==> design.v <==
module randomiser #(
	parameter WIDTH = 32
)(
	input clk,
	input reset,
	input enable,
	input  [31:0] i_initial,
	output [31:0] o
);
	reg [31:0] r;
	always @(posedge clk) begin
		if (reset)
			r <= i_initial;
		else if (enable) begin
				r[31] <= r[0];
				r[29] <= r[30] ^ r[0];
				r[25] <= r[26] ^ r[0];
				r[24] <= r[25] ^ r[0];
				r[   30] <= r[   31];
				r[28:26] <= r[29:27];
				r[23: 0] <= r[24: 1];
			end
	end
	assign o = r;
endmodule
module driver #(
	parameter WIDTH = 32
)(
	input reset,
	input clk_dut,
	input  [WIDTH-1:0] i_rand_a,
	input  [WIDTH-1:0] i_rand_b,
	input  [WIDTH-1:0] i_dut_out,
	output      [31:0] o_dut_delay,
	input              i_fselect,
	input  [WIDTH-1:0] i_fmanual_a,
	input  [WIDTH-1:0] i_fmanual_b,
	input  [WIDTH-1:0] i_fbitset_a,
	input  [WIDTH-1:0] i_fbitset_b,
	input  [WIDTH-1:0] i_fbitclr_a,
	input  [WIDTH-1:0] i_fbitclr_b,
	output [WIDTH-1:0] o_drive_dut_a,
	output [WIDTH-1:0] o_drive_dut_b,
	output [WIDTH-1:0] o_drive_mon_a,
	output [WIDTH-1:0] o_drive_mon_b
);
	localparam K = 4;
	reg [K-1:0] delay_count;
	reg [K-1:0] out_count;
	reg [  3:0] test_state;
	localparam STATE_IDLE  = 4'b0001;
	localparam STATE_READY = 4'b0010;
	localparam STATE_COUNT = 4'b0100;
	localparam STATE_DONE  = 4'b1000;
	always @(posedge clk_dut)
		if (reset)
			test_state <= STATE_IDLE;
		else case (test_state)
			STATE_IDLE : if (~|i_dut_out) test_state <= STATE_READY;
			STATE_READY: if ( &out_count) test_state <= STATE_COUNT;
			STATE_COUNT: if (~|i_dut_out) test_state <= STATE_DONE;
			STATE_DONE :                  test_state <= STATE_DONE;
			default    :                  test_state <= STATE_IDLE;
		endcase
	always @(posedge clk_dut)
		if (reset)
			delay_count <= {K{1'b1}};
		else if(test_state == STATE_COUNT)
			delay_count <= delay_count + 1'b1;
	always @(posedge clk_dut)
		if (reset)
			out_count <= {K{1'b0}};
		else if (test_state == STATE_DONE || i_fselect == 1'b1)
			out_count <= {K{1'b0}};
		else
			out_count <= out_count + 1'b1;
	reg [WIDTH-1:0] a_0;
	reg [WIDTH-1:0] b_0;
	always @(posedge clk_dut)
		if (reset) begin
			a_0 <= {WIDTH{1'b0}};
			b_0 <= {WIDTH{1'b0}};
		end
		else if (&out_count) begin
			a_0 <= {WIDTH{1'b0}};
			b_0 <= {WIDTH{1'b0}};
		end
		else begin
			a_0 <= i_rand_a;
			b_0 <= i_rand_b;
		end
	assign o_dut_delay = (test_state == STATE_DONE) ? delay_count : {32{1'b1}};
	reg [WIDTH-1:0] sa_0;
	reg [WIDTH-1:0] sb_0;
	reg [WIDTH-1:0] fa_0;
	reg [WIDTH-1:0] fb_0;
	always @(posedge clk_dut)
		if (i_fselect == 1'b0) begin
			sa_0 <= a_0 | i_fbitset_a;
			sb_0 <= b_0 | i_fbitset_b;
			fa_0 <= sa_0 & (~i_fbitclr_a);
			fb_0 <= sb_0 & (~i_fbitclr_b);
		end
		else begin
			sa_0 <= i_fmanual_a;
			sb_0 <= i_fmanual_b;
			fa_0 <= sa_0;
			fb_0 <= sb_0;
		end
	reg [WIDTH-1:0] fa_1;
	reg [WIDTH-1:0] fa_2;
	reg [WIDTH-1:0] fb_1;
	reg [WIDTH-1:0] fb_2;
	always @(posedge clk_dut) begin
		fa_1 <= fa_0;
		fa_2 <= fa_1;
		fb_1 <= fb_0;
		fb_2 <= fb_1;
	end
	assign o_drive_dut_a = fa_0;
	assign o_drive_dut_b = fb_0;
	assign o_drive_mon_a = fa_2;
	assign o_drive_mon_b = fb_2;
endmodule
module sub_mon #(
	parameter WIDTH = 32
)(
	input clk,
	input en,
	input reset,
	input      [WIDTH-1:0] i_a,
	input      [WIDTH-1:0] i_b,
	input      [WIDTH-1:0] i_dut_o,
	output reg [WIDTH-1:0] o_mon_o,
	output reg [WIDTH-1:0] o_dtm_o
);
	always @(posedge clk)
		if (!en)
			o_mon_o <= o_mon_o;
		else if (i_a[0] && i_b[0])
			o_mon_o <= i_b;
		else
			o_mon_o <= i_a + i_b;
	always @(posedge clk)
		if (en)
			o_dtm_o <= i_dut_o;
endmodule
module monitor #(
	parameter WIDTH       = 32,
	parameter NUM_SUB_MON = 2
)(
	input clk,
	input reset,
	input  [WIDTH-1:0] i_dut_ia,
	input  [WIDTH-1:0] i_dut_ib,
	input  [WIDTH-1:0] i_dut_os,
	output             o_mon_ready,
	output [WIDTH-1:0] o_diff
);
	reg [NUM_SUB_MON-1:0] dist_ctr;
	reg [NUM_SUB_MON-1:0] dist_ctr_delayed;
	always @(posedge clk) begin
		if (reset) begin
			dist_ctr        [NUM_SUB_MON-1]   <= 1'b1;
			dist_ctr        [NUM_SUB_MON-2:0] <= {(NUM_SUB_MON-1){1'b0}};
			dist_ctr_delayed[NUM_SUB_MON-1:0] <= {NUM_SUB_MON{1'b0}};
		end
		else begin
			dist_ctr              [0] <= dist_ctr[NUM_SUB_MON-1];
			dist_ctr[NUM_SUB_MON-1:1] <= dist_ctr[NUM_SUB_MON-2:0];
			dist_ctr_delayed          <= dist_ctr;
		end
	end
	reg        [WIDTH-1:0] a       [NUM_SUB_MON-1:0];
	reg        [WIDTH-1:0] b       [NUM_SUB_MON-1:0];
	reg        [WIDTH-1:0] o_dut   [NUM_SUB_MON-1:0];
	wire       [WIDTH-1:0] o_mon   [NUM_SUB_MON-1:0];
	wire       [WIDTH-1:0] o_dtm   [NUM_SUB_MON-1:0];
	reg        [WIDTH-1:0] sub_diff[NUM_SUB_MON-1:0];
	reg        [WIDTH-1:0] diff;
	wire [NUM_SUB_MON-1:0] en_sub;
	wire [NUM_SUB_MON-1:0] mat_diff[WIDTH-1:0];
	reg [1:0] ready_ctr;
	always @(posedge clk) begin
		if (reset)
			ready_ctr <= 2'b00;
		else if (dist_ctr[0])
			case (ready_ctr)
				2'b00:   ready_ctr <= 2'b01;
				2'b01:   ready_ctr <= 2'b10;
				2'b10:   ready_ctr <= 2'b11;
				2'b11:	ready_ctr <= 2'b11;
				default: ready_ctr <= 2'b00;
			endcase
	end
	assign o_mon_ready = &ready_ctr;
	assign o_diff = (&ready_ctr) ? diff : {WIDTH{1'b0}};
	genvar gi, gj;
	generate
	for (gi=0; gi<NUM_SUB_MON; gi=gi+1) begin: gen_sub_mon
		always @(posedge clk)
			if (reset) begin
				a    [gi] <= {WIDTH{1'b0}};
				b    [gi] <= {WIDTH{1'b0}};
				o_dut[gi] <= {WIDTH{1'b0}};
			end
			else if (dist_ctr[gi]) begin
				a    [gi] <= i_dut_ia;
				b    [gi] <= i_dut_ib;
				o_dut[gi] <= i_dut_os;
			end
		always @(posedge clk)
			if (reset)
				sub_diff [gi] <= {WIDTH{1'b0}};
			else if (dist_ctr[gi])
				sub_diff [gi] <= o_dtm[gi] ^ o_mon[gi];
			else
				sub_diff [gi] <= {WIDTH{1'b0}};
		assign en_sub[gi] = dist_ctr_delayed[gi];
		sub_mon #(
			.WIDTH     ( WIDTH )
		) u_sub_mon (
			.clk       ( clk         ),
			.en        ( en_sub[gi]  ),
			.reset     ( reset    ),
			.i_a       ( a    [gi] ),
			.i_b       ( b    [gi] ),
			.i_dut_o   ( o_dut[gi] ),
			.o_mon_o   ( o_mon[gi] ),
			.o_dtm_o   ( o_dtm[gi] )
		);
	end
	for (gj=0; gj<WIDTH; gj=gj+1) begin: gen_mat_outer
		for (gi=0; gi<NUM_SUB_MON; gi=gi+1) begin: gen_mat_inner
			assign mat_diff[gj][gi] = sub_diff [gi][gj];
		end
	end
	for (gj=0; gj<WIDTH; gj=gj+1) begin: gen_diff
		always @(posedge clk)
			diff[gj] <= |mat_diff[gj];
	end
	endgenerate
endmodule
module scoreboard #(
	parameter WIDTH = 32
)(
	input clk,
	input reset,
	input  i_freeze,
	input  i_mon_ready,
	input  [WIDTH-1:0] i_diff,
	output [31:0] o_data_ctr,
	output [31:0] o_error_ctr,
	output [31:0] o_maxacc,
	output [31:0] o_minacc
);
	wire enable;
	assign enable = !i_freeze && i_mon_ready;
	reg [31:0] data_ctr;
	reg [31:0] error_ctr;
	always @(posedge clk)
		if (reset) begin
			error_ctr <= {32{1'b0}};
			data_ctr  <= {32{1'b0}};
		end
		else if (enable) begin
			data_ctr <= data_ctr + 1'b1;
			if (|i_diff)
				error_ctr <= error_ctr + 1'b1;
		end
	assign o_data_ctr = data_ctr;
	assign o_error_ctr = error_ctr;
	reg [5:0] acc;
	wire [31:0] padded_diff;
	assign padded_diff = {i_diff, {32-WIDTH{1'b0}}};
	always @(posedge clk)
		casex(padded_diff)
			32'b1xxxxxxxxxxxxxxxxxxxxxxxxxxxxxxx: acc <= 6'h00;
			32'b01xxxxxxxxxxxxxxxxxxxxxxxxxxxxxx: acc <= 6'h01;
			32'b001xxxxxxxxxxxxxxxxxxxxxxxxxxxxx: acc <= 6'h02;
			32'b0001xxxxxxxxxxxxxxxxxxxxxxxxxxxx: acc <= 6'h03;
			32'b00001xxxxxxxxxxxxxxxxxxxxxxxxxxx: acc <= 6'h04;
			32'b000001xxxxxxxxxxxxxxxxxxxxxxxxxx: acc <= 6'h05;
			32'b0000001xxxxxxxxxxxxxxxxxxxxxxxxx: acc <= 6'h06;
			32'b00000001xxxxxxxxxxxxxxxxxxxxxxxx: acc <= 6'h07;
			32'b000000001xxxxxxxxxxxxxxxxxxxxxxx: acc <= 6'h08;
			32'b0000000001xxxxxxxxxxxxxxxxxxxxxx: acc <= 6'h09;
			32'b00000000001xxxxxxxxxxxxxxxxxxxxx: acc <= 6'h0a;
			32'b000000000001xxxxxxxxxxxxxxxxxxxx: acc <= 6'h0b;
			32'b0000000000001xxxxxxxxxxxxxxxxxxx: acc <= 6'h0c;
			32'b00000000000001xxxxxxxxxxxxxxxxxx: acc <= 6'h0d;
			32'b000000000000001xxxxxxxxxxxxxxxxx: acc <= 6'h0e;
			32'b0000000000000001xxxxxxxxxxxxxxxx: acc <= 6'h0f;
			32'b00000000000000001xxxxxxxxxxxxxxx: acc <= 6'h10;
			32'b000000000000000001xxxxxxxxxxxxxx: acc <= 6'h11;
			32'b0000000000000000001xxxxxxxxxxxxx: acc <= 6'h12;
			32'b00000000000000000001xxxxxxxxxxxx: acc <= 6'h13;
			32'b000000000000000000001xxxxxxxxxxx: acc <= 6'h14;
			32'b0000000000000000000001xxxxxxxxxx: acc <= 6'h15;
			32'b00000000000000000000001xxxxxxxxx: acc <= 6'h16;
			32'b000000000000000000000001xxxxxxxx: acc <= 6'h17;
			32'b0000000000000000000000001xxxxxxx: acc <= 6'h18;
			32'b00000000000000000000000001xxxxxx: acc <= 6'h19;
			32'b000000000000000000000000001xxxxx: acc <= 6'h1a;
			32'b0000000000000000000000000001xxxx: acc <= 6'h1b;
			32'b00000000000000000000000000001xxx: acc <= 6'h1c;
			32'b000000000000000000000000000001xx: acc <= 6'h1d;
			32'b0000000000000000000000000000001x: acc <= 6'h1e;
			32'b00000000000000000000000000000001: acc <= 6'h1f;
			32'b00000000000000000000000000000000: acc <= 6'h20;
			default:                              acc <= 6'h00;
		endcase
	reg [5:0] maxacc;
	reg [5:0] minacc;
	always @(posedge clk)
		if (reset) begin
			maxacc <= 6'h00;
			minacc <= 6'h20;
		end
		else if (enable) begin
			if (acc > maxacc)
				maxacc <= acc;
			if (acc < minacc)
				minacc <= acc;
		end
	assign o_maxacc = {{32-WIDTH{1'b0}}, maxacc};
	assign o_minacc = {{32-WIDTH{1'b0}}, minacc};
endmodule
module testbench #(
	parameter WIDTH = 16,
	parameter NUM_SUB_MON = 3
)(
	input clk_dut,
	input reset,
	input enable,
	input freeze,
	output [31:0] o_data_ctr,
	output [31:0] o_error_ctr,
	output [31:0] o_dut_delay,
	input              i_fselect,
	input  [WIDTH-1:0] i_fmanual_a,
	input  [WIDTH-1:0] i_fmanual_b,
	input  [WIDTH-1:0] i_fbitset_a,
	input  [WIDTH-1:0] i_fbitset_b,
	input  [WIDTH-1:0] i_fbitclr_a,
	input  [WIDTH-1:0] i_fbitclr_b,
	output [31:0] o_maxacc,
	output [31:0] o_minacc,
	output [WIDTH-1:0] o_dut_a,
	output [WIDTH-1:0] o_dut_b,
	input  [WIDTH-1:0] i_dut_out
);
	wire      [31:0] rand_a;
	wire      [31:0] rand_b;
	wire [WIDTH-1:0] drive_mon_a;
	wire [WIDTH-1:0] drive_mon_b;
	wire [WIDTH-1:0] mnt_diff;
	wire             mon_ready;
	randomiser #(
		.WIDTH      ( WIDTH      )
	) u_randomiser_a (
	  .clk         ( clk_dut    ),
	  .reset       ( reset      ),
	  .enable      ( enable     ),
	  .i_initial   (32'hCAFEF00D),
	  .o           ( rand_a     )
	);
	randomiser #(
		.WIDTH      ( WIDTH      )
	) u_randomiser_b (
	  .clk         ( clk_dut    ),
	  .reset       ( reset      ),
	  .enable      ( enable     ),
	  .i_initial   (32'hFEEDC0DE),
	  .o           ( rand_b     )
	);
	driver #(
		.WIDTH      ( WIDTH      )
	) u_driver (
		.reset      ( reset      ),
		.clk_dut    ( clk_dut    ),
		.i_rand_a   ( rand_a[WIDTH-1:0]),
		.i_rand_b   ( rand_b[WIDTH-1:0]),
		.i_dut_out  ( i_dut_out  ),
		.i_fselect    ( i_fselect  ),
		.i_fmanual_a  ( i_fmanual_a  ),
		.i_fmanual_b  ( i_fmanual_b  ),
		.i_fbitset_a  ( i_fbitset_a  ),
		.i_fbitset_b  ( i_fbitset_b  ),
		.i_fbitclr_a  ( i_fbitclr_a  ),
		.i_fbitclr_b  ( i_fbitclr_b  ),
		.o_dut_delay   ( o_dut_delay ),
		.o_drive_dut_a ( o_dut_a     ),
		.o_drive_dut_b ( o_dut_b     ),
		.o_drive_mon_a ( drive_mon_a ),
		.o_drive_mon_b ( drive_mon_b )
	);
	monitor #(
		.WIDTH      ( WIDTH      ),
		.NUM_SUB_MON( NUM_SUB_MON)
	) u_monitor (
		.clk        ( clk_dut    ),
		.reset      ( reset      ),
		.i_dut_ia   ( drive_mon_a),
		.i_dut_ib   ( drive_mon_b),
		.i_dut_os   ( i_dut_out  ),
		.o_mon_ready( mon_ready  ),
		.o_diff     ( mnt_diff   )
	);
	scoreboard #(
		.WIDTH      ( WIDTH      )
	) u_scoreboard (
		.clk        ( clk_dut    ),
		.reset      ( reset      ),
		.i_freeze   ( freeze     ),
		.i_mon_ready( mon_ready  ),
		.i_diff     ( mnt_diff   ),
		.o_error_ctr( o_error_ctr),
		.o_data_ctr ( o_data_ctr ),
		.o_maxacc   ( o_maxacc   ),
		.o_minacc   ( o_minacc   )
	);
endmodule
module test_wrapper #(
	parameter SYS_VERSION = 41,
	parameter WIDTH = 16,
	parameter NUM_SUB_MON = 3
)(
	input clk,
	input reset,
	input       [5:0] slave_address,
	input             slave_read,
	input             slave_write,
	input      [31:0] slave_writedata,
	output reg [31:0] slave_readdata,
	output [WIDTH-1:0] dut_a,
	output [WIDTH-1:0] dut_b,
	input  [WIDTH-1:0] dut_out
);
	reg  [31:0] d_hpc_ctrl;
	wire [31:0] o_hpc_datctr;
	wire [31:0] o_hpc_errctr;
	wire [31:0] o_hpc_sysver;
	wire [31:0] o_hpc_dutdelay;
	reg  [31:0] i_hpc_fselect;
	reg  [31:0] i_hpc_fmanual_a;
	reg  [31:0] i_hpc_fmanual_b;
	reg  [31:0] i_hpc_fbitset_a;
	reg  [31:0] i_hpc_fbitset_b;
	reg  [31:0] i_hpc_fbitclr_a;
	reg  [31:0] i_hpc_fbitclr_b;
	reg  [31:0] o_hpc_maxacc;
	reg  [31:0] o_hpc_minacc;
	localparam D_CTRL_ADDR     = 6'h00;
	localparam O_SYSVER_ADDR   = 6'h04;
	localparam I_FSELECT_ADDR    = 6'h10;
	localparam I_FMANUAL_A_ADDR  = 6'h14;
	localparam I_FMANUAL_B_ADDR  = 6'h18;
	localparam I_FBITSET_A_ADDR  = 6'h1C;
	localparam I_FBITSET_B_ADDR  = 6'h20;
	localparam I_FBITCLR_A_ADDR  = 6'h24;
	localparam I_FBITCLR_B_ADDR  = 6'h28;
	localparam O_DUTDELAY_ADDR   = 6'h2C;
	localparam O_DATCTR_ADDR   = 6'h30;
	localparam O_ERRCTR_ADDR   = 6'h34;
	localparam O_MAXACC_ADDR   = 6'h38;
	localparam O_MINACC_ADDR   = 6'h3C;
	wire writing = ~slave_read && slave_write;
	wire reading = slave_read && ~slave_write;
	always @(posedge clk) begin
		case (slave_address)
			D_CTRL_ADDR:
				if (writing)
					d_hpc_ctrl <= slave_writedata;
				else if (reading)
					slave_readdata <= d_hpc_ctrl;
			O_DATCTR_ADDR:
				if (reading)
					slave_readdata <= o_hpc_datctr;
			O_ERRCTR_ADDR:
				if (reading)
					slave_readdata <= o_hpc_errctr;
			O_SYSVER_ADDR:
				if (reading)
					slave_readdata <= o_hpc_sysver;
			O_DUTDELAY_ADDR:
				if (reading)
					slave_readdata <= o_hpc_dutdelay;
			O_MAXACC_ADDR:
				if (reading)
					slave_readdata <= o_hpc_maxacc;
			O_MINACC_ADDR:
				if (reading)
					slave_readdata <= o_hpc_minacc;
			I_FSELECT_ADDR:
				if (writing)
					i_hpc_fselect <= slave_writedata;
			I_FMANUAL_A_ADDR:
				if (writing)
					i_hpc_fmanual_a <= slave_writedata;
			I_FMANUAL_B_ADDR:
				if (writing)
					i_hpc_fmanual_b <= slave_writedata;
			I_FBITSET_A_ADDR:
				if (writing)
					i_hpc_fbitset_a <= slave_writedata;
			I_FBITSET_B_ADDR:
				if (writing)
					i_hpc_fbitset_b <= slave_writedata;
			I_FBITCLR_A_ADDR:
				if (writing)
					i_hpc_fbitclr_a <= slave_writedata;
			I_FBITCLR_B_ADDR:
				if (writing)
					i_hpc_fbitclr_b <= slave_writedata;
		endcase
	end
	assign o_hpc_sysver = SYS_VERSION;
	testbench #(
		.WIDTH      ( WIDTH      ),
		.NUM_SUB_MON( NUM_SUB_MON)
	) u_testbench (
		.clk_dut    ( clk        ),
		.reset      ( d_hpc_ctrl[0] ),
		.enable     ( d_hpc_ctrl[1] ),
		.freeze     ( d_hpc_ctrl[2] ),
		.o_data_ctr ( o_hpc_datctr  ),
		.o_error_ctr( o_hpc_errctr  ),
		.o_dut_delay( o_hpc_dutdelay),
		.i_fselect    ( i_hpc_fselect[0] ),
		.i_fmanual_a  ( i_hpc_fmanual_a[WIDTH-1:0] ),
		.i_fmanual_b  ( i_hpc_fmanual_b[WIDTH-1:0] ),
		.i_fbitset_a  ( i_hpc_fbitset_a[WIDTH-1:0] ),
		.i_fbitset_b  ( i_hpc_fbitset_b[WIDTH-1:0] ),
		.i_fbitclr_a  ( i_hpc_fbitclr_a[WIDTH-1:0] ),
		.i_fbitclr_b  ( i_hpc_fbitclr_b[WIDTH-1:0] ),
		.o_maxacc   ( o_hpc_maxacc  ),
		.o_minacc   ( o_hpc_minacc  ),
		.o_dut_a    ( dut_a      ),
		.o_dut_b    ( dut_b      ),
		.i_dut_out  ( dut_out    )
	);
endmodule
==> run.sh <==
#!/bin/bash
# the make line also repeats each setting of config.mk as NAME=value (left out here)
make -C /OpenROAD-flow-scripts/flow DESIGN_CONFIG=/design/flow/config.mk WORK_HOME=/design/flow/orfs CLKGATE_MAP_FILE= finish
==> config.mk <==
export PLATFORM = sky130hd
export DESIGN_NAME = test_wrapper
export DESIGN_NICKNAME = test_wrapper
export VERILOG_FILES = /design/flow/design.v
export SDC_FILE = /design/flow/constraint.sdc
export NUM_CORES = 4
export LEC_CHECK = 0
export ABC_AREA = 1
export CAP_MARGIN = 20
export CELL_PAD_IN_SITES_DETAIL_PLACEMENT = 1
export CELL_PAD_IN_SITES_GLOBAL_PLACEMENT = 2
export CORE_ASPECT_RATIO = 1.83
export CORE_MARGIN = 2
export CORE_UTILIZATION = 69
export CTS_CLUSTER_SIZE = 64
export MAX_ROUTING_LAYER = met5
export MIN_ROUTING_LAYER = met2
export PLACE_DENSITY_LB_ADDON = 0.23
export SLEW_MARGIN = 20
==> constraint.sdc <==
create_clock -name core_clock -period 2.34 [get_ports {clk}]
set_input_delay 0.4680 -clock core_clock [delete_from_list [all_inputs] [get_ports {clk}]]
set_output_delay 0.4680 -clock core_clock [all_outputs]
set_load 0.01 [all_outputs]
==> out/qor.txt, run 1 <==
Status: stopped before the end
Multiplexer share: 0%
Yosys cell count: 3463
Post-synth EDFFs: 257
Register share after synthesis: 59.64%
Die height: 289.3 um
Netlist Area Pre-Place: 30690 um^2
Post-synth ARST share: 0%
Main logic family after synthesis: simple AND/OR/NAND/NOR gates
Post-synthesis xor/xnor area fraction: 2.169%
Top cell type by total area after synthesis: dfxtp_1
Top cells by area: dfxtp_1, edfxtp_1, nand2_1, nor2_1, o21ai_0
Floorplan Nets: 3576
Die Size: 46270 um^2
Num rows: 104
Die extent in x: 159.9 um
Tool error: [ERROR FLW-0024] Place density exceeds 1.0 (current PLACE_DENSITY_LB_ADDON =  0.23). Please check if the value of  PLACE_DENSITY_LB_ADDON is between 0 and 0.99.
Yosys warnings: 14
Yosys adder share: 2.242%
Synth Instances: 3463
Complex Gates by Area: 8.279%
Failed at: global placement without I/O (3_1_place_gp_skip_io)
Mean Syn Cell Area: 8.864 um^2
Synth top cell by count: nand2_1
CORE AREA: 43980 um^2
Main flop type: dfxtp_1
AND/OR/NAND/NOR Cells, Area Fraction: 22.49%
Yosys synthesis chip area: 30690 um^2
FP Util: 69.79%
Post-synth top cells: nand2_1, nor2_1, dfxtp_1, inv_1, o21ai_0
Cell variety after synth: 42
Top-area cell share: 34.50%
Yosys reg bits: 786
==> run 2: changes to the inputs <==
ABC_AREA = not set   (was 1)
CELL_PAD_IN_SITES_DETAIL_PLACEMENT = not set   (was 1)
CELL_PAD_IN_SITES_GLOBAL_PLACEMENT = not set   (was 2)
CORE_ASPECT_RATIO = not set   (was 1.83)
CORE_UTILIZATION = 72   (was 69)
CTS_CLUSTER_SIZE = 50   (was 64)
HOLD_SLACK_MARGIN = 0.29   (was not set)
MAX_ROUTING_LAYER = not set   (was met5)
MIN_ROUTING_LAYER = not set   (was met2)
PLACE_DENSITY = 0.64   (was not set)
PLACE_DENSITY_LB_ADDON = not set   (was 0.23)
clock period = 2.94 ns   (was 2.34 ns; I/O delays follow)
==> out/qor.txt, run 2 <==
Status: timing/DRC/antenna clean
Yosys synthesis chip area: 28660 um^2 (-6.6%)
Int Pwr: 17030 uW
Mean Syn Cell Area: 11.62 um^2 (+31%)
Worst-case clock buffer depth: 3
Vias: 19061
Worst min path class: reg2reg
Worst-path fanout max: 4
Die height: 203.5 um (-30%)
AND/OR/NAND/NOR Cells, Area Fraction: 13.55% (-8.9 points)
Met1 Use GR: 40.28%
P_clk: 9880 uW
Top-area cell share: 36.95% (+2.4 points)
Diodes inserted: 0
Tot GR Track Use: 32.74%
Slew Viols, Final: 0
Main power-consuming group: registers
Gr busiest metal: met2
Post-route ant nets: 0
Post-layout util: 83.87%
I/O pin count: 122
Hold path depth: 0
Setup_tns: 0 ns
Met2 track demand over resource: 57.86%
Yosys warnings: 14 (unchanged)
Worst Skew: 0.01623 ns
Final WL: 67100 um
Fin nets: 2717
Synth Instances: 2466 (-29%)
Crit Reg-Reg Startpoint: u_testbench.u_monitor.b[0][2]
R2R depth: 8
Top cells by area: dfxtp_1, edfxtp_1, mux2i_1, nor2_1, xnor2_1
Complex Gates by Area: 7.841% (-0.44 points)
CORE AREA: 39550 um^2 (-10%)
Vias in the first global route: 19124
Tool Warnings: 29
Sequential power: 11300 uW
Routability cong.: 0.9233
Yosys reg bits: 786 (unchanged)
RSZ-0062 raised after global routing: false
Die Size: 41420 um^2 (-10%)
Most frequent CP cell: a21oi_1
Pwr dens: 645.6 nW/um^2
Yosys cell count: 2466 (-29%)
Endpoint class of the critical path: flop
Hold_sp: u_testbench.u_driver.fa_1[5]
Met3 Track Usage GR: 5.066%
Num rows: 73 (-30%)
Switching share of total power: 20.48%
Clock sinks: 786
Post-synth EDFFs: 257 (unchanged)
Setup bufs post-CTS: 0
Crit share post-route: 93.70%
Clock Pin Slew Worst Setup and Hold Paths: 0.06 ns
Worst Path Arrival: 3.11 ns
Netlist Area Pre-Place: 28660 um^2 (-6.6%)
Cts repair resizes: 0
Worst rel slew slack: 42.04%
Post-synthesis xor/xnor area fraction: 4.339% (+2.2 points)
CP startpoint kind: flop
Worst path bufs/invs: 0
Num CTS Buffers: 76
DP HPWL: 43230 um
Min cycle time layout: 2.755 ns
Cell variety after synth: 67 (+60%)
Multiplexer share: 6.077% (+6.1 points)
H-tree Lvls: 3
Floorplan Nets: 2579 (-28%)
CP top delay family: AND-OR/OR-AND gates
Area Growth Syn to Fin: 15.73%
Routed wire per std cell: 21.01 um
Worst slew pin tran: 0.8694 ns
Combinational power: 285 uW
# setup viols final: 0
TritonRoute pass-1 iters: 6
Main logic family after synthesis: simple AND/OR/NAND/NOR gates
Crit. Startpoint: u_testbench.u_monitor.b[0][2]
Largest net degree at the start of global routing: 95
Crit Path Category: reg2reg
DRC viols: 0
Flop2flop setup slack: 0.19 ns
Fin. Hold Viols: 0
Worst hold endpoint: u_testbench.u_driver.fa_2[5]
Sw Pwr: 4386 uW
CP cell instances: ha_1, a21oi_1, a21oi_1, or3_1, a31oi_1, o21bai_1, a211oi_1, o21ai_1
Hold_buf cts: 0
Peak per-stage delay on the critical path: 0.46 ns
Max-cap violations: 0
Synth top cell by count: dfxtp_1
Peak VDD IR: 0.0006383 V
Main flop type: dfxtp_1
Worst-skew pair later-pin latency: 0.62 ns
First-pass GRT wire length: 104200 um
# port buffers: 120
Yosys adder share: 2.401% (+0.16 points)
Register share after synthesis: 63.88% (+4.2 points)
Post-synth ARST share: 0% (unchanged)
CTS tree: done
FP Util: 72.47% (+2.7 points)
Leakage Power: 0.01294 uW
Post-synth top cells: dfxtp_1, nor2_1, edfxtp_1, mux2i_1, nand2_1
Initial antenna violation count: 0
Clock share of power: 46.1%
Slowest CP cell: a31oi_1
Top cell type by total area after synthesis: dfxtp_1
Reg power frac: 52.6%
WP data required: 3.29 ns
Vias per cell: 5.970
Root Buffer: clkbuf_16
GRT overflow: 0
Combinational Power Share: 1.3%
F_max: 363.0 MHz
Die extent in x: 203.5 um (+27%)
Iteration-0 DRC Markers: 1534
CP Depth: 8
run 2: routing by layer:
layer	vias to the layer above	wire, um
li1	8887	-
met1	9332	26620
met2	711	33980
met3	131	4164
met4	0	2330
met5	-	0
run 2: through the flow:
step	instance area [um^2]	setup slack, ns	hold WS (ns)	instances	power, uW
6_report	33170	0.1853	0.3222	3193	21410
3_3_place_gp	30620	0.2958	0.3099	3051	11760
4_1_cts	33170	0.2600	0.3229	3193	21490
3_5_place_dp	30620	0.2675	0.3121	3051	11770
2_1_floorplan	28680	0.07562	0.3096	2466	11590
5_1_grt	33170	0.1039	0.3257	3193	21930
run 2: area by class of cell:
type	count	area (um^2)
fill	2133	6380
tap	525	656.9
inverter	33	123.9
clock inverter	45	478.0
timing repair buffer	171	1684
clock buffer	97	2072
multi-input combinational	1536	9838
sequential	786	18320
==> run 3: changes to the inputs <==
ABC_AREA = 1   (was not set)
CORE_UTILIZATION = 56   (was 72)
CTS_CLUSTER_SIZE = 38   (was 50)
GPL_ROUTABILITY_DRIVEN = 0   (was not set)
HOLD_SLACK_MARGIN = not set   (was 0.29)
MAX_ROUTING_LAYER = met4   (was not set)
PLACE_DENSITY = 0.41   (was 0.64)
SETUP_SLACK_MARGIN = -0.05   (was not set)
clock period = 3.23 ns   (was 2.94 ns; I/O delays follow)
==> out/qor.txt, run 3 <==
Status: timing/DRC/antenna clean
Netlist Area Pre-Place: 30690 um^2 (+7.1%)
Slowest CP cell: dfxtp_1
R2R depth: 9 (+1)
Die Size: 56700 um^2 (+37%)
Post-synthesis xor/xnor area fraction: 2.169% (-2.2 points)
Worst Path Arrival: 2.89 ns (-0.22 ns)
Tot GR Track Use: 28.91% (-3.8 points)
Leakage Power: 0.01475 uW (+14%)
Num CTS Buffers: 79 (+3.9%)
AND/OR/NAND/NOR Cells, Area Fraction: 22.49% (+8.9 points)
Flop2flop setup slack: 0.81 ns (+0.62 ns)
Die height: 238.1 um (+17%)
CP cell instances: nand2_4, inv_2, o21ai_0, nand2_1, nor2_4, nand2_4, nand2_4, nand2_1, a21oi_1
Peak per-stage delay on the critical path: 0.68 ns (+0.22 ns)
Vias in the first global route: 22288 (+17%)
Post-synth ARST share: 0% (unchanged)
# port buffers: 120 (unchanged)
Crit Path Category: reg2reg
Fin. Hold Viols: 0 (unchanged)
Complex Gates by Area: 8.279% (+0.44 points)
Worst path bufs/invs: 1 (+1)
Hold_sp: u_testbench.u_driver.fa_1[2]
Yosys warnings: 14 (unchanged)
Fin nets: 3681 (+35%)
Setup_tns: 0 ns (unchanged)
F_max: 412.7 MHz (+14%)
H-tree Lvls: 3 (unchanged)
Post-layout util: 65.18% (-19 points)
Diodes inserted: 0 (unchanged)
Worst-skew pair later-pin latency: 0.63 ns (about the same)
Cell variety after synth: 42 (-37%)
Switching share of total power: 20.47% (about the same)
Clock share of power: 46.4% (+0.3 points)
Final WL: 79730 um (+19%)
Multiplexer share: 0% (-6.1 points)
CORE AREA: 54030 um^2 (+37%)
Clock Pin Slew Worst Setup and Hold Paths: 0.06 ns (about the same)
Max-cap violations: 0 (unchanged)
Main flop type: dfxtp_1
Synth Instances: 3463 (+40%)
Die extent in x: 238.1 um (+17%)
Worst rel slew slack: 41.19% (-0.85 points)
Yosys adder share: 2.242% (-0.16 points)
TritonRoute pass-1 iters: 6 (unchanged)
Int Pwr: 15610 uW (-8.3%)
Largest net degree at the start of global routing: 122 (+28%)
P_clk: 9100 uW (-7.9%)
Most frequent CP cell: nand2_4
Hold_buf cts: 0 (unchanged)
Combinational Power Share: 1.4% (about the same)
Area Growth Syn to Fin: 14.72%
Num rows: 85 (+16%)
Vias: 23503 (+23%)
I/O pin count: 122 (unchanged)
RSZ-0062 raised after global routing: false
Synth top cell by count: nand2_1
Main power-consuming group: registers
Post-synth EDFFs: 257 (unchanged)
Sw Pwr: 4018 uW (-8.4%)
Tool Warnings: 31 (+6.9%)
Post-synth top cells: nand2_1, nor2_1, dfxtp_1, inv_1, o21ai_0
Yosys cell count: 3463 (+40%)
Crit Reg-Reg Startpoint: u_testbench.u_monitor.ready_ctr[0]
Top-area cell share: 34.50% (-2.4 points)
First-pass GRT wire length: 123500 um (+19%)
CP Depth: 9 (+1)
FF-to-FF End: u_testbench.u_scoreboard.error_ctr[7]
Initial antenna violation count: 0 (unchanged)
DRC viols: 0 (unchanged)
Reg power frac: 52.2% (-0.4 points)
Sequential power: 10300 uW (-9%)
Vias per cell: 5.428 (-9.1%)
WP data required: 3.70 ns (+0.41 ns)
CP top delay family: simple AND/OR/NAND/NOR gates
Crit. Startpoint: u_testbench.u_monitor.ready_ctr[0]
Worst setup endpoint: u_testbench.u_scoreboard.error_ctr[7]
Clock sinks: 786 (unchanged)
Crit share post-route: 75.03% (-19 points)
Yosys reg bits: 786 (unchanged)
Min cycle time layout: 2.423 ns (-0.3314 ns)
Top cells by area: dfxtp_1, edfxtp_1, nand2_1, nor2_1, o21ai_0
Iteration-0 DRC Markers: 1987 (+30%)
Hold path depth: 0 (unchanged)
Endpoint class of the critical path: flop
Main logic family after synthesis: simple AND/OR/NAND/NOR gates
Worst Skew: 0.01440 ns (-0.001821 ns)
Routed wire per std cell: 18.41 um (-12%)
Fillers: 4527 (+110%)
Worst hold endpoint: u_testbench.u_driver.fa_2[2]
Worst-case clock buffer depth: 3 (unchanged)
Worst slew pin tran: 0.8822 ns (+0.01277 ns)
Floorplan Nets: 3576 (+39%)
FP Util: 56.81% (-16 points)
Post-route ant nets: 0 (unchanged)
Root Buffer: clkbuf_16
Hold_ws: 0.3178 ns (-0.004415 ns)
Pwr dens: 557.5 nW/um^2 (-14%)
Slew Viols, Final: 0 (unchanged)
Peak VDD IR: 0.0004870 V (-24%)
Setup bufs post-CTS: 0 (unchanged)
Register share after synthesis: 59.64% (-4.2 points)
# setup viols final: 0 (unchanged)
CTS tree: done
DP HPWL: 53630 um (+24%)
CP startpoint kind: flop
Mean Syn Cell Area: 8.864 um^2 (-24%)
Worst min path class: reg2reg
GRT overflow: 0 (unchanged)
Top cell type by total area after synthesis: dfxtp_1
Yosys synthesis chip area: 30690 um^2 (+7.1%)
Worst-path fanout max: 30 (+26)
Combinational power: 277 uW (-3%)
Cts repair resizes: 0 (unchanged)
## run 3: per-stage QoR
step	setup WS (ns)	instances	total power, uW	area, um^2
4_1_cts	0.8711	4330	19800	35210
3_5_place_dp	0.4341	4183	10750	32600
2_1_floorplan	0.2333	3463	10560	30710
6_report	0.8067	4330	19630	35210
5_1_grt	0.5962	4330	20190	35210
3_3_place_gp	0.4523	4183	10740	32600
## run 3: final cells by class
type / instances / area (um^2) / share of cell area, %
inverters: 279 / 1052 / 2.988
clock inverters: 34 / 335.3 / 0.9523
multi-input cells: 2264 / 10830 / 30.76
repair buffers: 158 / 1536 / 4.363
clock buffers: 113 / 2276 / 6.463
well taps: 696 / 870.8 / 2.473
flip-flops and latches: 786 / 18310 / 52.00
## run 3: per-layer routing
layer  GRT usage, %  share of wire [%]
met3          3.899                5.5
met5              -                  0
met4          12.01                3.9
met2          47.94                 48
met1          35.80                 43
==> run 4: changes to the inputs <==
CORE_UTILIZATION = 40   (was 56)
CTS_CLUSTER_SIZE = not set   (was 38)
HOLD_SLACK_MARGIN = -0.09   (was not set)
PLACE_DENSITY = not set   (was 0.41)
SETUP_SLACK_MARGIN = 0.59   (was -0.05)
SLEW_MARGIN = 0   (was 20)
clock period = 3.0 ns   (was 3.23 ns; I/O delays follow)
==> out/qor.txt, run 4 <==
Fin nets: 3688 (+0.19%)
Floorplan Nets: 3576 (unchanged)
Worst-skew pair later-pin latency: 0.63 ns (about the same)
Setup bufs post-CTS: 0 (unchanged)
Post-synth top cells: nand2_1, nor2_1, dfxtp_1, inv_1, o21ai_0
CP Depth: 1 (-8)
Design Power: 21860 uW (+11%)
Post-synthesis xor/xnor area fraction: 2.169% (unchanged)
Crit Reg-Reg Startpoint: u_testbench.u_monitor.ready_ctr[0]
DRC viols: 0 (unchanged)
Die height: 281.0 um (+18%)
Leakage Power: 0.01490 uW (+0.97%)
Peak per-stage delay on the critical path: 0.58 ns (-0.10 ns)
Area Growth Syn to Fin: 17.14%
R2R depth: 10 (+1)
Main logic family after synthesis: simple AND/OR/NAND/NOR gates
Yosys adder share: 2.242% (unchanged)
Worst slew pin tran: 0.9792 ns (+0.09707 ns)
Worst path bufs/invs: 1 (unchanged)
Post-synth ARST share: 0% (unchanged)
Hold_sp: u_testbench.u_driver.fb_1[1]
Crit Path Category: reg2out
Status: timing/DRC/antenna clean
Slew Viols, Final: 0 (unchanged)
CTS tree: done
Crit. Startpoint: u_testbench.u_driver.fb_0[13]
Reg power frac: 50.5% (-1.7 points)
Hold path depth: 0 (unchanged)
# setup viols final: 0 (unchanged)
Fin. Hold Viols: 0 (unchanged)
RSZ-0062 raised after global routing: false
CP startpoint kind: flop
Setup_tns: 0 ns (unchanged)
Worst min path class: reg2reg
Yosys reg bits: 786 (unchanged)
CP top delay family: buffers and inverters
Synth top cell by count: nand2_1
Top cells by area: dfxtp_1, edfxtp_1, nand2_1, nor2_1, o21ai_0
AND/OR/NAND/NOR Cells, Area Fraction: 22.49% (unchanged)
FF-to-FF End: u_testbench.u_scoreboard.error_ctr[26]
Worst rel slew slack: 34.72% (-6.5 points)
Synth Instances: 3463 (unchanged)
Combinational power: 308 uW (+11%)
Initial antenna violation count: 3 (+3)
Worst hold endpoint: u_testbench.u_driver.fb_2[1]
Logic area: 10850 um^2 (+0.14%)
Crit share post-route: 74.72% (-0.30 points)
Flop2flop setup slack: 0.91 ns (+0.10 ns)
GRT overflow: 0 (unchanged)
First-pass GRT wire length: 122700 um (-0.60%)
Int Pwr: 17390 uW (+11%)
CP cell instances: clkdlybuf4s50_1
Vias: 22913 (-2.5%)
Hold_ws: 0.3252 ns (+0.007416 ns)
Vias in the first global route: 21244 (-4.7%)
Endpoint class of the critical path: primary output
Pwr dens: 608.0 nW/um^2 (+9.1%)
Slowest CP cell: clkdlybuf4s50_1
Root Buffer: clkbuf_16
F_max: 446.1 MHz
P_clk: 10500 uW (+20%)
H-tree Lvls: 3 (unchanged)
Num CTS Buffers: 82 (+3.8%)
Worst Skew: 0.04532 ns (+0.03091 ns)
Tot GR Track Use: 20.79% (-8.1 points)
Tool Warnings: 30 (-3.2%)
Mean Syn Cell Area: 8.864 um^2 (unchanged)
Fillers: 7156 (+58%)
Worst-path fanout max: 2 (-93%)
Cell variety after synth: 42 (unchanged)
Max-cap violations: 0 (unchanged)
Yosys cell count: 3463 (unchanged)
Post-layout util: 47.34% (-18 points)
Register share after synthesis: 59.64% (unchanged)
Netlist Area Pre-Place: 30690 um^2 (unchanged)
Sw Pwr: 4466 uW (+11%)
Multiplexer share: 0% (unchanged)
WP data required: 2.40 ns (-1.30 ns)
Post-route ant nets: 0 (unchanged)
Combinational Power Share: 1.4% (about the same)
Post-synth EDFFs: 257 (unchanged)
Complex Gates by Area: 8.279% (unchanged)
Clock sinks: 786 (unchanged)
Dpl ws: 0.4070 ns (-0.02713 ns)
Setup ws final: 0.7583 ns (-0.04837 ns)
Die Size: 78970 um^2 (+39%)
Worst setup endpoint: dut_b[13]
Vias per cell: 4.898 (-9.8%)
Clock share of power: 48.1% (+1.7 points)
Iteration-0 DRC Markers: 1725 (-13%)
Top cell type by total area after synthesis: dfxtp_1
Worst Path Arrival: 1.64 ns (-1.25 ns)
Switching share of total power: 20.43% (-0.039 points)
# port buffers: 120 (unchanged)
DP HPWL: 54640 um (+1.9%)
Sequential power: 11000 uW (+7%)
Yosys warnings: 14 (unchanged)
Final WL: 79840 um (+0.14%)
Min cycle time layout: 2.242 ns
Routed wire per std cell: 17.07 um (-7.3%)
Reg area: 18310 um^2 (about the same)
Largest net degree at the start of global routing: 122 (unchanged)
Main flop type: dfxtp_1
Die extent in x: 281.0 um (+18%)
I/O pin count: 122 (unchanged)
CORE AREA: 75950 um^2 (+41%)
Main power-consuming group: registers
Top-area cell share: 34.50% (unchanged)
Num rows: 101 (+19%)
Peak VDD IR: 0.0003964 V (-19%)
TritonRoute pass-1 iters: 5 (-1)
Yosys synthesis chip area: 30690 um^2 (unchanged)
Worst-case clock buffer depth: 3 (unchanged)
Clock Pin Slew Worst Setup and Hold Paths: 0.06 ns (about the same)
FP Util: 40.41% (-16 points)
-- run 4: cell type report --
cell class	instances	share of cell area, %
flip-flops and latches	786	50.93
multi-input cells	2264	30.17
clock buffers	114	6.674
repair buffers	162	4.426
well taps	1030	3.584
inverters	279	2.927
clock inverters	40	1.274
diodes	3	0.02088
-- run 4: routing by layer --
metal	GRT usage [%]	up-vias	share of wire [%]
met2	31.76	490	45
li1	-	11587	-
met4	5.320	0	2.1
met3	2.527	90	4.5
met5	-	-	0
met1	29.28	10746	49
-- run 4: stage by stage --
step	cells	instance area, um^2
after floorplan	3463	30740
after global placement	4521	33090
after detailed placement	4521	33090
after CTS	4675	35950
after global routing	4677	35950
final	4678	35960
-- run 4: timing repair --
action	CTS	global route
hold buffers	0	0
endpoints found under the hold margin	0	0
setup endpoints to repair	0	30
gates resized	0	1
==> run 5: changes to the inputs <==
ABC_AREA = not set   (was 1)
CAP_MARGIN = 35   (was 20)
CELL_PAD_IN_SITES_DETAIL_PLACEMENT = 2   (was not set)
CORE_MARGIN = 3   (was 2)
CORE_UTILIZATION = 64   (was 40)
CTS_CLUSTER_SIZE = 28   (was not set)
GPL_ROUTABILITY_DRIVEN = not set   (was 0)
HOLD_SLACK_MARGIN = not set   (was -0.09)
MIN_ROUTING_LAYER = met2   (was not set)
PLACE_DENSITY_LB_ADDON = 0.22   (was not set)
SETUP_SLACK_MARGIN = 0.35   (was 0.59)
SLEW_MARGIN = 20   (was 0)
clock period = 2.94 ns   (was 3.0 ns; I/O delays follow)
==> out/qor.txt, run 5 <==
Post-synth ARST share: 0% (unchanged)
Main flop type: dfxtp_1
CORE AREA: 43650 um^2 (-43%)
Yosys adder share: 2.401% (+0.16 points)
Die Size: 47360 um^2 (-40%)
Cell variety after synth: 67 (+60%)
Top cells by area: dfxtp_1, edfxtp_1, mux2i_1, nor2_1, xnor2_1
Die extent in x: 217.6 um (-23%)
Main logic family after synthesis: simple AND/OR/NAND/NOR gates
AND/OR/NAND/NOR Cells, Area Fraction: 13.55% (-8.9 points)
Post-synth top cells: dfxtp_1, nor2_1, edfxtp_1, mux2i_1, nand2_1
Yosys reg bits: 786 (unchanged)
Synth top cell by count: dfxtp_1
# port buffers: 120 (unchanged)
Tool error: Error: detail_place.tcl, 38 bad optional access
Status: stopped before the end
Post-synthesis xor/xnor area fraction: 4.339% (+2.2 points)
Multiplexer share: 6.077% (+6.1 points)
Netlist Area Pre-Place: 28660 um^2 (-6.6%)
Register share after synthesis: 63.88% (+4.2 points)
Top-area cell share: 36.95% (+2.4 points)
Mean Syn Cell Area: 11.62 um^2 (+31%)
Routability cong.: 0.9245
Yosys warnings: 14 (unchanged)
Yosys synthesis chip area: 28660 um^2 (-6.6%)
Yosys cell count: 2466 (-29%)
Failed at: detailed placement (3_5_place_dp)
Post-synth EDFFs: 257 (unchanged)
Complex Gates by Area: 7.841% (-0.44 points)
Floorplan Nets: 2579 (-28%)
FP Util: 65.66% (+25 points)
Die height: 217.6 um (-23%)
Num rows: 76 (-25%)
Top cell type by total area after synthesis: dfxtp_1
I/O pin count: 122 (unchanged)
Synth Instances: 2466 (-29%)
[run 5: per-stage QoR]
stage / hold WS, ns / setup WS (ns) / total power [uW]
2_1_floorplan: 0.3096 / 0.3503 / 11590
3_3_place_gp: 0.3108 / 0.2512 / 11760
==> run 6: changes to the inputs <==
CAP_MARGIN = 30   (was 35)
CELL_PAD_IN_SITES_DETAIL_PLACEMENT = not set   (was 2)
CELL_PAD_IN_SITES_GLOBAL_PLACEMENT = 0   (was not set)
CORE_ASPECT_RATIO = 1.0   (was not set)
CORE_MARGIN = 2   (was 3)
CORE_UTILIZATION = 72   (was 64)
CTS_CLUSTER_DIAMETER = 357   (was not set)
CTS_CLUSTER_SIZE = 22   (was 28)
GPL_TIMING_DRIVEN = 1   (was not set)
HOLD_SLACK_MARGIN = 0.29   (was not set)
MAX_ROUTING_LAYER = not set   (was met4)
MIN_ROUTING_LAYER = not set   (was met2)
PLACE_DENSITY = 0.7   (was not set)
PLACE_DENSITY_LB_ADDON = not set   (was 0.22)
SETUP_SLACK_MARGIN = 0.62   (was 0.35)
SLEW_MARGIN = 25   (was 20)
TNS_END_PERCENT = 5   (was not set)
clock period = 2.48 ns   (was 2.94 ns; I/O delays follow)
==> out/qor.txt, run 6 <==
Status: timing/DRC/antenna clean
Vias per cell: 5.971
Int Pwr: 16630 uW
Combinational Power Share: 1.7%
Yosys reg bits: 786 (unchanged)
I/O pin count: 122 (unchanged)
Slew Viols, Final: 0
Top cells by area: dfxtp_1, edfxtp_1, mux2i_1, nor2_1, xnor2_1
Sequential power: 13300 uW
Main flop type: dfxtp_1
Top cell type by total area after synthesis: dfxtp_1
Worst slew pin tran: 0.8579 ns
Post-synth ARST share: 0% (unchanged)
Post-synth EDFFs: 257 (unchanged)
Yosys cell count: 2466 (unchanged)
Hold_sp: u_testbench.u_driver.fa_1[9]
Fin nets: 2733
Post-route ant nets: 0
Min cycle time layout: 2.301 ns
R2R depth: 8
Die height: 203.5 um (-6.5%)
AND/OR/NAND/NOR Cells, Area Fraction: 13.55% (unchanged)
F_max: 434.6 MHz
Clock share of power: 34.4%
Final WL: 66120 um
Worst Skew: 0.02468 ns
CP top delay family: AND-OR/OR-AND gates
Endpoint class of the critical path: flop
Worst-case clock buffer depth: 3
Synth top cell by count: dfxtp_1
Synth Instances: 2466 (unchanged)
Diodes inserted: 0
Crit Path Category: reg2reg
# port buffers: 120 (unchanged)
Vias in the first global route: 18530
Fillers: 2213
Reg power frac: 63.9%
P_clk: 7160 uW
H-tree Lvls: 2
Post-synth top cells: dfxtp_1, nor2_1, edfxtp_1, mux2i_1, nand2_1
Iteration-0 DRC Markers: 1602
Crit share post-route: 92.78%
Num CTS Buffers: 41
Peak per-stage delay on the critical path: 0.36 ns
CTS tree: done
Tot GR Track Use: 31.90%
CP cell instances: ha_4, or3_1, o22a_2, a41o_4, a211oi_4, buf_4, xnor2_1, a21oi_1
Sw Pwr: 4212 uW
Slowest CP cell: or3_1
WP data required: 2.79 ns
Clock Pin Slew Worst Setup and Hold Paths: 0.09 ns
Root Buffer: clkbuf_16
Switching share of total power: 20.21%
Mean Syn Cell Area: 11.62 um^2 (unchanged)
Die extent in x: 203.5 um (-6.5%)
DRC viols: 0
Worst path bufs/invs: 1
DP HPWL: 44650 um
Crit. Startpoint: u_testbench.u_monitor.b[2][1]
Hold_buf cts: 0
Worst hold endpoint: u_testbench.u_driver.fa_2[9]
Floorplan Nets: 2579 (unchanged)
Reg area: 18380 um^2
Fin. Hold Viols: 0
Peak VDD IR: 0.0006263 V
Num rows: 73 (-3.9%)
GRT overflow: 0
Yosys warnings: 14 (unchanged)
Netlist Area Pre-Place: 28660 um^2 (unchanged)
Worst-skew pair later-pin latency: 0.61 ns
First-pass GRT wire length: 102000 um
FP Util: 72.47% (+6.8 points)
Pwr dens: 634.1 nW/um^2
Register share after synthesis: 63.88% (unchanged)
Worst Path Arrival: 2.61 ns
Main logic family after synthesis: simple AND/OR/NAND/NOR gates
Vias: 18965
Yosys synthesis chip area: 28660 um^2 (unchanged)
Complex Gates by Area: 7.841% (unchanged)
Multiplexer share: 6.077% (unchanged)
Flop2flop setup slack: 0.18 ns
Crit Reg-Reg Startpoint: u_testbench.u_monitor.b[2][1]
Top-area cell share: 36.95% (unchanged)
Largest net degree at the start of global routing: 108
Yosys adder share: 2.401% (unchanged)
RSZ-0062 raised after global routing: true
Tool Warnings: 36
Routability cong.: 0.9225 (-0.22%)
Worst-path fanout max: 5
Main power-consuming group: registers
Worst rel slew slack: 42.74%
CP startpoint kind: flop
Routed wire per std cell: 20.82 um
Leakage Power: 0.01254 uW
Area Growth Syn to Fin: 14.68%
Initial antenna violation count: 0
Combinational power: 357 uW
TritonRoute pass-1 iters: 5
Hold path depth: 0
Die Size: 41420 um^2 (-13%)
Post-layout util: 83.11%
Post-synthesis xor/xnor area fraction: 4.339% (unchanged)
CORE AREA: 39550 um^2 (-9.4%)
Clock sinks: 786
Worst min path class: reg2reg
Hold_ws: 0.3269 ns
Logic area: 10340 um^2
Max-cap violations: 0
CP Depth: 8
Cell variety after synth: 67 (unchanged)
# setup viols final: 0
run 6: what timing repair did:
action / 4_1_cts / 5_1_grt
setup endpoints to repair: 167 / 206
buffers inserted: 16 / 8
pin swaps: 25 / 44
gates resized: 57 / 85
hold endpoints to repair: 0 / 0
run 6: final cells by class:
cell class / count / area share [%]
multi-input cells: 1536 / 31.46
repair buffers: 222 / 6.639
clock buffers: 70 / 3.453
clock inverters: 4 / 0.1523
inverters: 33 / 0.3769
flip-flops and latches: 786 / 55.93
well taps: 525 / 1.999
run 6: through the flow:
step           TNS (ns)  instance area (um^2)  std cells  power [uW]  setup slack [ns]
5_1_grt               0                 32870       3176       21400            0.1400
6_report              0                 32870       3176       20840            0.1791
4_1_cts               0                 32450       3168       20900            0.1194
3_3_place_gp          0                 30940       3078       13950           0.01676
3_5_place_dp   -0.06459                 30940       3078       13970          -0.06214
2_1_floorplan         0                 28710       2466       13740            0.1203
run 6: routing by layer:
layer	vias up	wire length [um]	GRT usage (%)
met5	-	0	0
li1	8887	-	-
met1	9344	26410	40.48
met3	123	3866	3.755
met4	0	2133	11.11
met2	611	33710	56.76
==> run 7: changes to the inputs <==
CAP_MARGIN = 20   (was 30)
CELL_PAD_IN_SITES_GLOBAL_PLACEMENT = not set   (was 0)
CORE_ASPECT_RATIO = not set   (was 1.0)
CORE_UTILIZATION = 40   (was 72)
CTS_CLUSTER_DIAMETER = not set   (was 357)
CTS_CLUSTER_SIZE = not set   (was 22)
GPL_TIMING_DRIVEN = not set   (was 1)
HOLD_SLACK_MARGIN = not set   (was 0.29)
PLACE_DENSITY = not set   (was 0.7)
SETUP_SLACK_MARGIN = not set   (was 0.62)
SLEW_MARGIN = 20   (was 25)
TNS_END_PERCENT = not set   (was 5)
clock period = 1.79 ns   (was 2.48 ns; I/O delays follow)
==> out/qor.txt, run 7 <==
Most frequent CP cell: a21oi_4
Worst Skew: 0.02712 ns (+0.002434 ns)
F_max: 453.3 MHz (+4.3%)
Largest net degree at the start of global routing: 92 (-15%)
Iteration-0 DRC Markers: 1085 (-32%)
H-tree Lvls: 3 (+1)
Final WL: 72090 um (+9.0%)
Min cycle time layout: 2.206 ns (-0.09475 ns)
Register share after synthesis: 63.88% (unchanged)
RSZ-0062 raised after global routing: true
Top-area cell share: 36.95% (unchanged)
Crit share post-route: 123.3% (+30 points)
Yosys warnings: 14 (unchanged)
Yosys cell count: 2466 (unchanged)
Yosys synthesis chip area: 28660 um^2 (unchanged)
Worst Path Arrival: 2.57 ns (-0.04 ns)
Yosys adder share: 2.401% (unchanged)
Hold_ws: 0.2878 ns (-0.03908 ns)
Main logic family after synthesis: simple AND/OR/NAND/NOR gates
Crit. Startpoint: u_testbench.u_monitor.b[1][2]
Endpoint class of the critical path: flop
Vias in the first global route: 19788 (+6.8%)
Setup ws final: -0.4162 ns (-0.5953 ns)
CP startpoint kind: flop
# setup viols final: 81 (+81)
Clock sinks: 786 (unchanged)
Fin nets: 3041 (+11%)
Post-synth ARST share: 0% (unchanged)
Worst slew pin tran: 0.6066 ns (-0.2513 ns)
Worst path bufs/invs: 1 (unchanged)
Crit Path Category: reg2reg
Root Buffer: clkbuf_16
CORE AREA: 71240 um^2 (+80%)
Die Size: 73810 um^2 (+78%)
CP cell instances: ha_4, nand4_1, a21oi_4, o31ai_4, buf_6, a21oi_4, nor3_2, or3_1, xnor2_1
Dpl ws: -0.5161 ns (-0.4540 ns)
Sw Pwr: 7274 uW (+73%)
TritonRoute pass-1 iters: 5 (unchanged)
Routed wire per std cell: 18.25 um (-12%)
CP Depth: 9 (+1)
Setup_tns: -15.34 ns (-15.34 ns)
Combinational power: 554 uW (+55%)
Switching share of total power: 20.04% (-0.17 points)
Fin. Hold Viols: 0 (unchanged)
Leakage Power: 0.01517 uW (+21%)
Num rows: 98 (+34%)
Cell variety after synth: 67 (unchanged)
Synth Instances: 2466 (unchanged)
Vias: 19469 (+2.7%)
Main flop type: dfxtp_1
Int Pwr: 29030 uW (+75%)
Post-synthesis xor/xnor area fraction: 4.339% (unchanged)
Design Power: 36300 uW (+74%)
Num CTS Buffers: 81 (+98%)
# port buffers: 120 (unchanged)
Worst min path class: in2reg
Tool Warnings: 30 (-17%)
Slowest CP cell: dfxtp_2
Worst hold endpoint: d_hpc_ctrl[19]
Die extent in x: 271.7 um (+33%)
Vias per cell: 4.930 (-17%)
WP data required: 2.16 ns (-0.63 ns)
Clock share of power: 47.6% (+13 points)
CTS tree: done
Non-Filler Instances: 3949 (+24%)
Clock Pin Slew Worst Setup and Hold Paths: 0.06 ns (-0.03 ns)
GRT overflow: 0 (unchanged)
Floorplan Nets: 2579 (unchanged)
Hold path depth: 1 (+1)
Mean Syn Cell Area: 11.62 um^2 (unchanged)
Worst rel slew slack: 59.56% (+17 points)
Multiplexer share: 6.077% (unchanged)
Slew Viols, Final: 0 (unchanged)
Combinational Power Share: 1.5% (-0.2 points)
CP top delay family: simple AND/OR/NAND/NOR gates
Top cell type by total area after synthesis: dfxtp_1
Worst-case clock buffer depth: 3 (unchanged)
Area Growth Syn to Fin: 32.47%
R2R depth: 9 (+1)
First-pass GRT wire length: 111700 um (+9.6%)
Layout Check Fails: negative setup slack
Netlist Area Pre-Place: 28660 um^2 (unchanged)
Complex Gates by Area: 7.841% (unchanged)
Die height: 271.7 um (+33%)
Status: failed layout checks
Worst-skew pair later-pin latency: 0.63 ns (+0.02 ns)
Crit Reg-Reg Startpoint: u_testbench.u_monitor.b[1][2]
DRC viols: 0 (unchanged)
Placed insts: 3759 (+22%)
Hold_sp: slave_writedata[19]
Post-synth top cells: dfxtp_1, nor2_1, edfxtp_1, mux2i_1, nand2_1
Flop2flop setup slack: -0.42 ns (-0.60 ns)
Reg power frac: 50.9% (-13 points)
AND/OR/NAND/NOR Cells, Area Fraction: 13.55% (unchanged)
I/O pin count: 122 (unchanged)
P_clk: 17300 uW (+140%)
Yosys reg bits: 786 (unchanged)
Synth top cell by count: dfxtp_1
Initial antenna violation count: 0 (unchanged)
Pwr dens: 956.1 nW/um^2 (+51%)
FP Util: 40.23% (-32 points)
DP HPWL: 49880 um (+12%)
Peak per-stage delay on the critical path: 0.34 ns (-0.02 ns)
Post-route ant nets: 0 (unchanged)
Top cells by area: dfxtp_1, edfxtp_1, mux2i_1, nor2_1, xnor2_1
Max-cap violations: 0 (unchanged)
Main power-consuming group: registers
Sequential power: 18500 uW (+39%)
Tot GR Track Use: 19.35% (-13 points)
Worst-path fanout max: 4 (-1)
Routability cong.: 0.8664 (-6.1%)
Post-synth EDFFs: 257 (unchanged)
Peak VDD IR: 0.0006132 V (-2.1%)
-- run 7: timing repair --
item,4_1_cts,5_1_grt
setup buffers,27,23
gates resized,215,119
hold buffers,0,0
setup endpoints to repair,162,106
pin swaps,98,94
cloned,0,1
-- run 7: through the flow --
step                      area [um^2]  util, %
final                           37970    53.29
after global routing            37960    53.28
after CTS                       37350    52.42
after detailed placement        33860    47.53
after global placement          33860    47.53
after floorplan                 29120        -
-- run 7: layer usage --
metal  vias to the layer above  global-route usage [%]  wire length (um)
met5                         -                       0                 0
met4                         0                   5.610              1594
met3                        92                   2.609              2478
met2                       309                   33.61             35590
met1                      9523                   25.17             32430
li1                       9545                       -                 -
-- run 7: final cells by class --
class	count	area [um^2]
antenna	3	7.507
clock inverter	37	422.9
timing repair buffer	489	4413
inverter	33	123.9
tap	950	1189
multi-input combinational	1537	11060
clock buffer	114	2366
fill	6051	33270
sequential	786	18380
==> run 8: changes to the inputs <==
clock period = 3.0 ns   (was 1.79 ns; I/O delays follow)
==> out/qor.txt, run 8 <==
Status: timing/DRC/antenna clean
Logic area: 9843 um^2 (-11%)
Worst Skew: 0.03648 ns (+0.009360 ns)
Synth Instances: 2466 (unchanged)
Dpl ws: 0.2388 ns (+0.7549 ns)
Slew Viols, Final: 0 (unchanged)
Yosys reg bits: 786 (unchanged)
Sw Pwr: 4342 uW (-40%)
I/O pin count: 122 (unchanged)
Post-route ant nets: 0 (unchanged)
Int Pwr: 17210 uW (-41%)
Yosys warnings: 14 (unchanged)
Floorplan Nets: 2579 (unchanged)
R2R depth: 8 (-1)
CP Depth: 8 (-1)
Yosys synthesis chip area: 28660 um^2 (unchanged)
Final WL: 65290 um (-9.4%)
Reg area: 18320 um^2 (-0.37%)
Setup_tns: 0 ns (+15.34 ns)
Routability cong.: 0.8651 (-0.15%)
Post-synth ARST share: 0% (unchanged)
Yosys adder share: 2.401% (unchanged)
Vias: 17972 (-7.7%)
Clock Pin Slew Worst Setup and Hold Paths: 0.06 ns (about the same)
Clock share of power: 47.6% (about the same)
RSZ-0062 raised after global routing: false
Design Power: 21550 uW (-41%)
Worst rel slew slack: 40.38% (-19 points)
Initial antenna violation count: 2 (+2)
Diodes inserted: 0 (-3)
DP HPWL: 45520 um (-8.7%)
Hold_buf cts: 0 (unchanged)
TritonRoute pass-1 iters: 5 (unchanged)
Design Area, Final: 33850 um^2 (-11%)
Setup bufs post-CTS: 0 (-100%)
Main flop type: dfxtp_1
Vias in the first global route: 17877 (-9.7%)
Crit Path Category: reg2reg
Most frequent CP cell: a21oi_1
Multiplexer share: 6.077% (unchanged)
Min cycle time layout: 2.741 ns (+0.5352 ns)
Hold path depth: 0 (-1)
# port buffers: 120 (unchanged)
Post-synth EDFFs: 257 (unchanged)
Post-synthesis xor/xnor area fraction: 4.339% (unchanged)
Leakage Power: 0.01301 uW (-14%)
Max-cap violations: 0 (unchanged)
Cts repair resizes: 0 (-100%)
Iteration-0 DRC Markers: 935 (-14%)
Worst-skew pair later-pin latency: 0.64 ns (about the same)
Peak VDD IR: 0.0003878 V (-37%)
Synth top cell by count: dfxtp_1
Routed wire per std cell: 18.02 um (-1.3%)
FP Util: 40.23% (unchanged)
Worst min path class: reg2reg
Register share after synthesis: 63.88% (unchanged)
Tot GR Track Use: 17.61% (-1.7 points)
Crit. Startpoint: u_testbench.u_monitor.a[0][2]
WP data required: 3.35 ns (+1.19 ns)
Top cells by area: dfxtp_1, edfxtp_1, mux2i_1, nor2_1, xnor2_1
Worst slew pin tran: 0.8934 ns (+0.2867 ns)
Slowest CP cell: or3_1
F_max: 364.8 MHz (-20%)
# setup viols final: 0 (-100%)
Crit share post-route: 91.38% (-32 points)
Placement Cell Area: 31080 um^2 (-8.2%)
Area Growth Syn to Fin: 18.11%
Main power-consuming group: registers
Peak per-stage delay on the critical path: 0.43 ns (+0.09 ns)
CORE AREA: 71240 um^2 (unchanged)
Num CTS Buffers: 80 (-1.2%)
Hold_sp: u_testbench.u_driver.fb_1[9]
Yosys cell count: 2466 (unchanged)
CP startpoint kind: flop
Netlist Area Pre-Place: 28660 um^2 (unchanged)
Vias per cell: 4.962 (+0.64%)
Post-synth top cells: dfxtp_1, nor2_1, edfxtp_1, mux2i_1, nand2_1
Top cell type by total area after synthesis: dfxtp_1
Worst-path fanout max: 4 (unchanged)
Worst-case clock buffer depth: 3 (unchanged)
Combinational power: 272 uW
Largest net degree at the start of global routing: 107 (+16%)
DRC viols: 0 (unchanged)
Cell variety after synth: 67 (unchanged)
P_clk: 10200 uW (-41%)
Fin nets: 2717 (-11%)
H-tree Lvls: 3 (unchanged)
Setup ws final: 0.2586 ns (+0.6748 ns)
Flop2flop setup slack: 0.26 ns (+0.67 ns)
Root Buffer: clkbuf_16
Switching share of total power: 20.15% (+0.11 points)
CTS tree: done
Die height: 271.7 um (unchanged)
Worst Path Arrival: 3.09 ns (+0.52 ns)
Tool Warnings: 29 (-3.3%)
Sequential power: 11000 uW (-41%)
Mean Syn Cell Area: 11.62 um^2 (unchanged)
CP top delay family: AND-OR/OR-AND gates
Die extent in x: 271.7 um (unchanged)
AND/OR/NAND/NOR Cells, Area Fraction: 13.55% (unchanged)
Num rows: 98 (unchanged)
Worst hold endpoint: u_testbench.u_driver.fb_2[9]
Worst path bufs/invs: 0 (-1)
Reg power frac: 51.2% (+0.3 points)
GRT overflow: 0 (unchanged)
Fin. Hold Viols: 0 (unchanged)
Crit Reg-Reg Startpoint: u_testbench.u_monitor.a[0][2]
CP cell instances: ha_1, a21oi_1, a21oi_1, or3_1, a31oi_1, o21bai_1, a211oi_1, o21ai_1
Pwr dens: 636.6 nW/um^2 (-33%)
First-pass GRT wire length: 101300 um (-9.3%)
Fillers: 6274 (+3.7%)
Top-area cell share: 36.95% (unchanged)
Endpoint class of the critical path: flop
Combinational Power Share: 1.3% (-0.2 points)
Clock sinks: 786 (unchanged)
Complex Gates by Area: 7.841% (unchanged)
Die Size: 73810 um^2 (unchanged)
Main logic family after synthesis: simple AND/OR/NAND/NOR gates
==> run 8: cell type report <==
cell class | count | area share [%]
clock inverters | 37 | 1.460
flip-flops and latches | 786 | 54.11
multi-input cells | 1536 | 29.08
repair buffers | 167 | 4.739
inverters | 33 | 0.3659
clock buffers | 113 | 6.735
well taps | 950 | 3.511
==> run 8: metrics by stage <==
step / util [%] / hold slack, ns / std cells
3_5_place_dp: 43.62 / 0.3121 / 3472
2_1_floorplan: - / 0.3096 / 2466
6_report: 47.51 / 0.3220 / 3622
4_1_cts: 47.51 / 0.3227 / 3622
5_1_grt: 47.51 / 0.3278 / 3622
3_3_place_gp: 43.62 / 0.3098 / 3472
==> run 8: layer usage <==
metal,share of wire (%),vias up,global-route usage [%]
met3,4.0,107,2.724
met4,2.9,0,6.579
li1,-,8900,-
met1,45,8615,23.02
met5,0,-,0
met2,48,350,29.48
Power and IR drop assume default switching activity.
